job 986:
// bicubic
module bicubic(clk, rst, act, in, out_0, out_1, out_2, out_3);
	input clk,rst,act;
	input [7:0] in;
  wire oooooooooooooooo;
	wire [7:0] in_0,in_1,in_2,in_3;   
	output [7:0] out_0, out_1, out_2, out_3;
	wire [1:0] ooooooooooo;
	wire[14:0] x_weight_sum_0;
	wire[14:0] x_weight_sum_1;
	wire[14:0] x_weight_sum_2;
	wire[14:0] x_weight_sum_3;
	wire[7:0] y_weight_sum_0;	
	wire[7:0] y_weight_sum_1;
	wire[7:0] y_weight_sum_2;
	wire[7:0] y_weight_sum_3;
	 input_array A(.clk(clk), .rst(rst), .act(act), .in(in),
					.out_0(in_3), .out_1(in_2), .out_2(in_1), .out_3(in_0));
	reg[14:0] array0_0 [3:0];
	reg[14:0] array0_1 [3:0];
	reg[14:0] array1_0 [3:0];
	reg[14:0] array1_1 [3:0];
	reg[14:0] array2_0 [3:0];
	reg[14:0] array2_1 [3:0];
	reg[14:0] array3_0 [3:0];
	reg[14:0] array3_1 [3:0];
	reg[1:0] mux_sel;
	reg switch;
	wire[14:0] dm0_0_0, dm0_1_0, dm0_2_0, dm0_3_0, 				
					  dm0_0_1, dm0_1_1, dm0_2_1, dm0_3_1,
 					 dm1_0_0, dm1_1_0, dm1_2_0, dm1_3_0, 
					 dm1_0_1, dm1_1_1, dm1_2_1, dm1_3_1,
 					 dm2_0_0, dm2_1_0, dm2_2_0, dm2_3_0, 
					 dm2_0_1, dm2_1_1, dm2_2_1, dm2_3_1,
 					 dm3_0_0, dm3_1_0, dm3_2_0, dm3_3_0, 
					 dm3_0_1, dm3_1_1, dm3_2_1, dm3_3_1;
  wire[14:0]  array0_0_0, array0_1_0, array0_2_0, array0_3_0, 					
					  array0_0_1, array0_1_1, array0_2_1, array0_3_1,
 					 array1_0_0, array1_1_0, array1_2_0, array1_3_0, 
					 array1_0_1, array1_1_1, array1_2_1, array1_3_1,
 					 array2_0_0, array2_1_0, array2_2_0, array2_3_0, 
					 array2_0_1, array2_1_1, array2_2_1, array2_3_1,
 					 array3_0_0, array3_1_0, array3_2_0, array3_3_0, 
					 array3_0_1, array3_1_1, array3_2_1, array3_3_1;
	wire[14:0]  y_in0_0,y_in0_1,y_in0_2,y_in0_3,				
					  y_in1_0,y_in1_1,y_in1_2,y_in1_3,
					  y_in2_0,y_in2_1,y_in2_2,y_in2_3,
					  y_in3_0,y_in3_1,y_in3_2,y_in3_3;
	assign array0_0_0= array0_0[0];		
	assign array0_1_0= array0_0[1];		
	assign array0_2_0= array0_0[2];		
	assign array0_3_0= array0_0[3];		
	assign array1_0_0= array1_0[0];		
	assign array1_1_0= array1_0[1];		
	assign array1_2_0= array1_0[2];		
	assign array1_3_0= array1_0[3];		
	assign array2_0_0= array2_0[0];		
  ...
export LEC_CHECK = 0
export CAP_MARGIN = 10
export CELL_PAD_IN_SITES_DETAIL_PLACEMENT = 1
export CELL_PAD_IN_SITES_GLOBAL_PLACEMENT = 2
export CORE_ASPECT_RATIO = 1.27
export CORE_MARGIN = 2
export CORE_UTILIZATION = 59
export GPL_ROUTABILITY_DRIVEN = 0
export MAX_ROUTING_LAYER = met5
export SLEW_MARGIN = 20
create_clock -name core_clock -period 10.0 [get_ports {clk}]
run.sh (not shown) runs the stock make flow with config.mk's settings and CLKGATE_MAP_FILE=.
### job 986 -> job 7633
Settings: CORE_UTILIZATION now 72, was 59; GPL_ROUTABILITY_DRIVEN no longer set, was 0; CORE_ASPECT_RATIO no longer set, was 1.27; MAX_ROUTING_LAYER no longer set, was met5; CELL_PAD_IN_SITES_GLOBAL_PLACEMENT no longer set, was 2; CELL_PAD_IN_SITES_DETAIL_PLACEMENT no longer set, was 1; the clock period (ns, I/O delays scaled along) now 5.24, was 10.0.
Notes after the runs:
- Layout checks on job 7633: not met. Flow itself completed; violations: setup timing.
- Summary of job 7633 over job 986: share of cell area taken by flip-flops and latches decreased by 4.5 points relative to the old numbers, area added between synthesis and finish rose by 14 points.
- Job 7633 reports its master of the slowest instance on the critical path as fa_1 while job 986 reports o21ai_0.
- Comparing job 986 and job 7633, the higher number of global-route vias before repair is on job 7633.
- Delta (job 7633 minus job 986): total wire length saw an increase; non-clock buffer count rose 629; clock network area share now smaller.
- Depth of the worst register-to-register path (job 986 / job 7633): 0.800
Relative to job 7633, the following input files were edited for job 3325:
Settings: swapping 10 for 20 in CAP_MARGIN; putting TNS_END_PERCENT at 5 where nothing was set; putting PLACE_DENSITY at 0.38 where nothing was set; putting ABC_AREA at 1 where nothing was set; swapping 5.24 for 4.37 in the clock period (ns, I/O delays scaled along).
==> results <==
Job 3325 did not finish; a tool error ended it in 5_1_grt. Count of cells resized by post-cts repair, job 3325 vs job 7633: down by a little under 10%. On die size, the lower figure sits with job 7633, not job 3325. [compare] base=job 7633 new=job 3325: area figure in the yosys stat output increased 2100 µm²; post-synth tally of flip-flops with integrated enable essentially unchanged; area fraction in full adders, half adders and majority gates decreased 0.95 points; xor and xnor area share after synthesis essentially unchanged. Number of rows in the core area sits higher in job 3325 than in job 7633. The share of the yosys chip area belonging to registers in job 3325 was lower than what job 7633 gave. Row effective utilization at floorplan: job 3325 lower / job 7633 higher.

---

== job 7494 ==
bicubic again, from the RTL that the note above started with.
clock: 2.58 ns
lec_check: 0
abc_area: 1
cap_margin: 20
core_margin: 2
core_utilization: 72
cts_cluster_diameter: 395
cts_cluster_size: 10
place_density: 0.41
setup_slack_margin: 0.75
slew_margin: 20
tns_end_percent: 5
Job 7494 never completed; the flow aborted with a tool error in clock tree synthesis (4_1_cts).
Edits applied to the flow inputs when going from job 7494 to job 6789:
-- flow/config.mk --
<<< job 7494, line 10
export CORE_MARGIN = 2
export CORE_UTILIZATION = 72
export CTS_CLUSTER_DIAMETER = 395
export CTS_CLUSTER_SIZE = 10
export PLACE_DENSITY = 0.41
export SETUP_SLACK_MARGIN = 0.75
export SLEW_MARGIN = 20
export TNS_END_PERCENT = 5
>>> job 6789, line 10
export CORE_MARGIN = 2
export CORE_UTILIZATION = 72
export PLACE_DENSITY = 0.38
export SETUP_SLACK_MARGIN = 0.98
export SLEW_MARGIN = 20
export TNS_END_PERCENT = 5
==> flow/constraint.sdc <==
create_clock -name core_clock -period 5.28 [get_ports {clk}]
set_input_delay 1.0560 -clock core_clock [delete_from_list [all_inputs] [get_ports {clk}]]
set_output_delay 1.0560 -clock core_clock [all_outputs]
set_load 0.01 [all_outputs]
## What came out
- Job 6789 closes out successfully: all stages finished, all timing, DRC and antenna checks passed.
- Job 7494: aborted in clock tree synthesis (4_1_cts) (tool error)
- Cmp job 6789 and job 7494 / post-placement worst setup slack / lower: job 7494
- Diff job 7494 -> job 6789: chip area estimate from yosys synthesis saw little to no change; detailed-placement wirelength estimate saw a decrease; number of flops mapped to enable cells by yosys saw little to no change.
- Delta (job 6789 minus job 7494): total cell area at the placement stage went down about 15%; proportion of synthesized area in mux cells held.
Setup changes, job 6789 to job 3036
-- flow/config.mk --
<<< job 6789, line 10
export CORE_MARGIN = 2
export CORE_UTILIZATION = 72
export PLACE_DENSITY = 0.38
export SETUP_SLACK_MARGIN = 0.98
export SLEW_MARGIN = 20
export TNS_END_PERCENT = 5
>>> job 3036, line 10
export CORE_MARGIN = 2
export CORE_UTILIZATION = 72
export CTS_CLUSTER_SIZE = 100
export PLACE_DENSITY = 0.38
export SLEW_MARGIN = 20
==> flow/constraint.sdc <==
create_clock -name core_clock -period 4.26 [get_ports {clk}]
set_input_delay 0.8520 -clock core_clock [delete_from_list [all_inputs] [get_ports {clk}]]
set_output_delay 0.8520 -clock core_clock [all_outputs]
set_load 0.01 [all_outputs]
[summary]
Number of cells in Yosys stat came out exactly the same in job 6789 and job 3036.
The deepest level of the CTS H-tree of job 6789 and that of job 3036 are within noise of each other.
Stage in which a tool error killed job 3036: global routing (5_1_grt).
Job 6789 closes out successfully: all stages finished, all timing, DRC and antenna checks passed.
~same TritonCTS sink count in job 6789 and job 3036
Number of buffers created by CTS was higher in job 6789 than in job 3036.
Any difference in synthesized cell count between job 3036 and job 6789 is small enough to ignore.
#### Input delta (job 1749 over job 3036)
==> flow/config.mk <==
export PLATFORM = sky130hd
export DESIGN_NAME = bicubic
export DESIGN_NICKNAME = bicubic
export VERILOG_FILES = /design/flow/design.v
export SDC_FILE = /design/flow/constraint.sdc
export NUM_CORES = 4
export LEC_CHECK = 0
export CAP_MARGIN = 20
export CORE_MARGIN = 2
export CORE_UTILIZATION = 59
export SLEW_MARGIN = 20
==> flow/constraint.sdc <==
create_clock -name core_clock -period 7.29 [get_ports {clk}]
set_input_delay 1.4580 -clock core_clock [delete_from_list [all_inputs] [get_ports {clk}]]
set_output_delay 1.4580 -clock core_clock [all_outputs]
set_load 0.01 [all_outputs]
Notes after the runs:
Taking job 3036 as the reference, in job 1749 number of buffers created by CTS increased 11%; area share of and-or/or-and cells after synthesis decreased 0.22 points.
On simple-gate share of the synthesized area: job 1749 sits below job 3036.
Job 3036 has higher area after synthesis than job 1749.
For the net count entering floorplan, job 1749 came in about 15% lower than job 3036 did.
Of job 3036 and job 1749, only job 1749 finishes the flow clean.
Diff job 3036 -> job 1749: chip footprint shows an increase of 17%; core area +17%.
Taking job 3036 as 1.0, job 1749 lands at 0.78 on HPWL reported at the end of detailed placement.

---

== run 5 ==
bicubic again, from the RTL that the note above started with.
==> flow/design.v (excerpt) <==
module bicubic(clk, rst, act, in, out_0, out_1, out_2, out_3);
	input clk,rst,act;
	input [7:0] in;
  wire oooooooooooooooo;
	wire [7:0] in_0,in_1,in_2,in_3;   
	output [7:0] out_0, out_1, out_2, out_3;
	wire [1:0] ooooooooooo;
	wire[14:0] x_weight_sum_0;
	wire[14:0] x_weight_sum_1;
	wire[14:0] x_weight_sum_2;
	wire[14:0] x_weight_sum_3;
	wire[7:0] y_weight_sum_0;	
	wire[7:0] y_weight_sum_1;
	wire[7:0] y_weight_sum_2;
	wire[7:0] y_weight_sum_3;
	 input_array A(.clk(clk), .rst(rst), .act(act), .in(in),
					.out_0(in_3), .out_1(in_2), .out_2(in_1), .out_3(in_0));
	reg[14:0] array0_0 [3:0];
	reg[14:0] array0_1 [3:0];
	reg[14:0] array1_0 [3:0];
	reg[14:0] array1_1 [3:0];
	reg[14:0] array2_0 [3:0];
	reg[14:0] array2_1 [3:0];
	reg[14:0] array3_0 [3:0];
	reg[14:0] array3_1 [3:0];
	reg[1:0] mux_sel;
	reg switch;
	wire[14:0] dm0_0_0, dm0_1_0, dm0_2_0, dm0_3_0, 				
					  dm0_0_1, dm0_1_1, dm0_2_1, dm0_3_1,
 					 dm1_0_0, dm1_1_0, dm1_2_0, dm1_3_0, 
					 dm1_0_1, dm1_1_1, dm1_2_1, dm1_3_1,
 					 dm2_0_0, dm2_1_0, dm2_2_0, dm2_3_0, 
					 dm2_0_1, dm2_1_1, dm2_2_1, dm2_3_1,
 					 dm3_0_0, dm3_1_0, dm3_2_0, dm3_3_0, 
					 dm3_0_1, dm3_1_1, dm3_2_1, dm3_3_1;
  wire[14:0]  array0_0_0, array0_1_0, array0_2_0, array0_3_0, 					
					  array0_0_1, array0_1_1, array0_2_1, array0_3_1,
 					 array1_0_0, array1_1_0, array1_2_0, array1_3_0, 
					 array1_0_1, array1_1_1, array1_2_1, array1_3_1,
 					 array2_0_0, array2_1_0, array2_2_0, array2_3_0, 
					 array2_0_1, array2_1_1, array2_2_1, array2_3_1,
 					 array3_0_0, array3_1_0, array3_2_0, array3_3_0, 
  ...
Settings: LEC_CHECK=0, ABC_AREA=1, CAP_MARGIN=20, CORE_MARGIN=2, CORE_UTILIZATION=72, CTS_CLUSTER_DIAMETER=395, CTS_CLUSTER_SIZE=94, SETUP_SLACK_MARGIN=0.75, SLEW_MARGIN=20, TNS_END_PERCENT=5; clock period 2.58 ns.
What ended run 5 was a tool error in global routing (5_1_grt); the run never finished.
The following lists how run 1 was set up differently from run 5:
# run 5
export LEC_CHECK = 0
export ABC_AREA = 1
export CAP_MARGIN = 20
export CORE_MARGIN = 2
export CORE_UTILIZATION = 72
export CTS_CLUSTER_DIAMETER = 395
export CTS_CLUSTER_SIZE = 94
export SETUP_SLACK_MARGIN = 0.75
export SLEW_MARGIN = 20
export TNS_END_PERCENT = 5
create_clock -name core_clock -period 2.58 [get_ports {clk}]
# run 1
export LEC_CHECK = 0
export ABC_AREA = 1
export CAP_MARGIN = 20
export CORE_MARGIN = 2
export CORE_UTILIZATION = 72
export CTS_CLUSTER_DIAMETER = 395
export CTS_CLUSTER_SIZE = 10
export SETUP_SLACK_MARGIN = 0.75
export SLEW_MARGIN = 20
export TNS_END_PERCENT = 5
create_clock -name core_clock -period 2.58 [get_ports {clk}]
Results
Stage in which a tool error killed run 5: global routing (5_1_grt). The flow ended early for run 1: it failed with a tool error in clock tree synthesis (4_1_cts). As far as die width goes, run 5 and run 1 are indistinguishable; the numbers are identical. Compared run 5 against run 1; post-synthesis sequential element count within noise. Re area fraction in xor and xnor cells: no difference whatsoever between run 1 and run 5. Comparing run 1 against run 5, there is no change at all in netlist area before placement. Re count of placed standard cells including taps: no difference whatsoever between run 1 and run 5. As far as chip area from the yosys synthesis statistics goes, run 5 and run 1 are indistinguishable; the numbers are identical. Weighted congestion reported at the end of routability-driven placement came out exactly the same in run 5 and run 1. Taking run 5 as the reference, in run 1 standard cell core area level; chip footprint level. [compare] base=run 5 new=run 1: adder and majority gate portion of the synthesized area held, die outline height has remained practically unchanged.

---

Starting RTL as in the previous note.
==> flow/config.mk <==
export PLATFORM = sky130hd
export DESIGN_NAME = bicubic
export DESIGN_NICKNAME = bicubic
export VERILOG_FILES = /design/flow/design.v
export SDC_FILE = /design/flow/constraint.sdc
export NUM_CORES = 4
export LEC_CHECK = 0
export ABC_AREA = 1
export CAP_MARGIN = 20
export CELL_PAD_IN_SITES_DETAIL_PLACEMENT = 2
export CELL_PAD_IN_SITES_GLOBAL_PLACEMENT = 1
export CORE_ASPECT_RATIO = 0.96
export CORE_MARGIN = 2
export CORE_UTILIZATION = 43
export CTS_CLUSTER_DIAMETER = 175
export CTS_CLUSTER_SIZE = 19
export GPL_ROUTABILITY_DRIVEN = 0
export GPL_TIMING_DRIVEN = 1
export HOLD_SLACK_MARGIN = 0.07
export SLEW_MARGIN = 20
==> flow/constraint.sdc <==
create_clock -name core_clock -period 8.31 [get_ports {clk}]
set_input_delay 1.6620 -clock core_clock [delete_from_list [all_inputs] [get_ports {clk}]]
set_output_delay 1.6620 -clock core_clock [all_outputs]
set_load 0.01 [all_outputs]
Next try:
==> flow/config.mk (replaced) <==
export PLATFORM = sky130hd
export DESIGN_NAME = bicubic
export DESIGN_NICKNAME = bicubic
export VERILOG_FILES = /design/flow/design.v
export SDC_FILE = /design/flow/constraint.sdc
export NUM_CORES = 4
export LEC_CHECK = 0
export CAP_MARGIN = 20
export CORE_MARGIN = 2
export CORE_UTILIZATION = 40
export SLEW_MARGIN = 20
==> flow/constraint.sdc (replaced) <==
create_clock -name core_clock -period 5.4 [get_ports {clk}]
set_input_delay 1.0800 -clock core_clock [delete_from_list [all_inputs] [get_ports {clk}]]
set_output_delay 1.0800 -clock core_clock [all_outputs]
set_load 0.01 [all_outputs]
Effect:
- This time the run completed, yet does not pass: setup timing
- via count goes down by about 10%
- worst setup slack is worse by 1.5 ns
- die area rose by 3.1%
- cell area rose by 9.0%
- routed wire length drops by about 26%
Next try:
==> flow/constraint.sdc (replaced) <==
create_clock -name core_clock -period 10.0 [get_ports {clk}]
set_input_delay 2.0000 -clock core_clock [delete_from_list [all_inputs] [get_ports {clk}]]
set_output_delay 2.0000 -clock core_clock [all_outputs]
set_load 0.01 [all_outputs]
- The changed run passed the timing, DRC and antenna checks
- non-clock buffer count decreases by 504
- worst setup slack gains 3.0 ns
- global-route usage decreases by 1.1 points
- worst hold slack loses 0.0086 ns
- final cell count decreases by 7.6%
- first-iteration DRC count increases by 4.9%
- flip-flop count is unchanged
- final area decreases by 8.9%
- clock skew decreases by 0.015 ns
Next try:
--- a/flow/config.mk
+++ b/flow/config.mk
@@ -8 +8 @@
-export CAP_MARGIN = 20
+export CAP_MARGIN = 10
@@ -10 +10,2 @@
-export CORE_UTILIZATION = 40
+export CORE_UTILIZATION = 59
+export GPL_ROUTABILITY_DRIVEN = 0
Effect: Core utilization is higher by 21 points; setup slack is better by 0.017 ns.
Next try:
--- a/flow/config.mk
+++ b/flow/config.mk
@@ -7,0 +8 @@
+export ABC_AREA = 1
@@ -9,2 +10,6 @@
-export CORE_MARGIN = 2
-export CORE_UTILIZATION = 59
+export CELL_PAD_IN_SITES_DETAIL_PLACEMENT = 1
+export CELL_PAD_IN_SITES_GLOBAL_PLACEMENT = 2
+export CORE_ASPECT_RATIO = 1.27
+export CORE_MARGIN = 9
+export CORE_UTILIZATION = 64
+export CTS_CLUSTER_SIZE = 21
@@ -12 +17,6 @@
-export SLEW_MARGIN = 20
+export GPL_TIMING_DRIVEN = 0
+export MAX_ROUTING_LAYER = met4
+export MIN_ROUTING_LAYER = met2
+export SETUP_SLACK_MARGIN = 0.5
+export SLEW_MARGIN = 5
+export TNS_END_PERCENT = 90
Result:
- The new run did not get past global placement without I/O (3_1_place_gp_skip_io), error GPL-0301
- die area is higher by 5.7%
- area after synthesis grows by 4.2%
- synthesized cell count came out higher by 20%
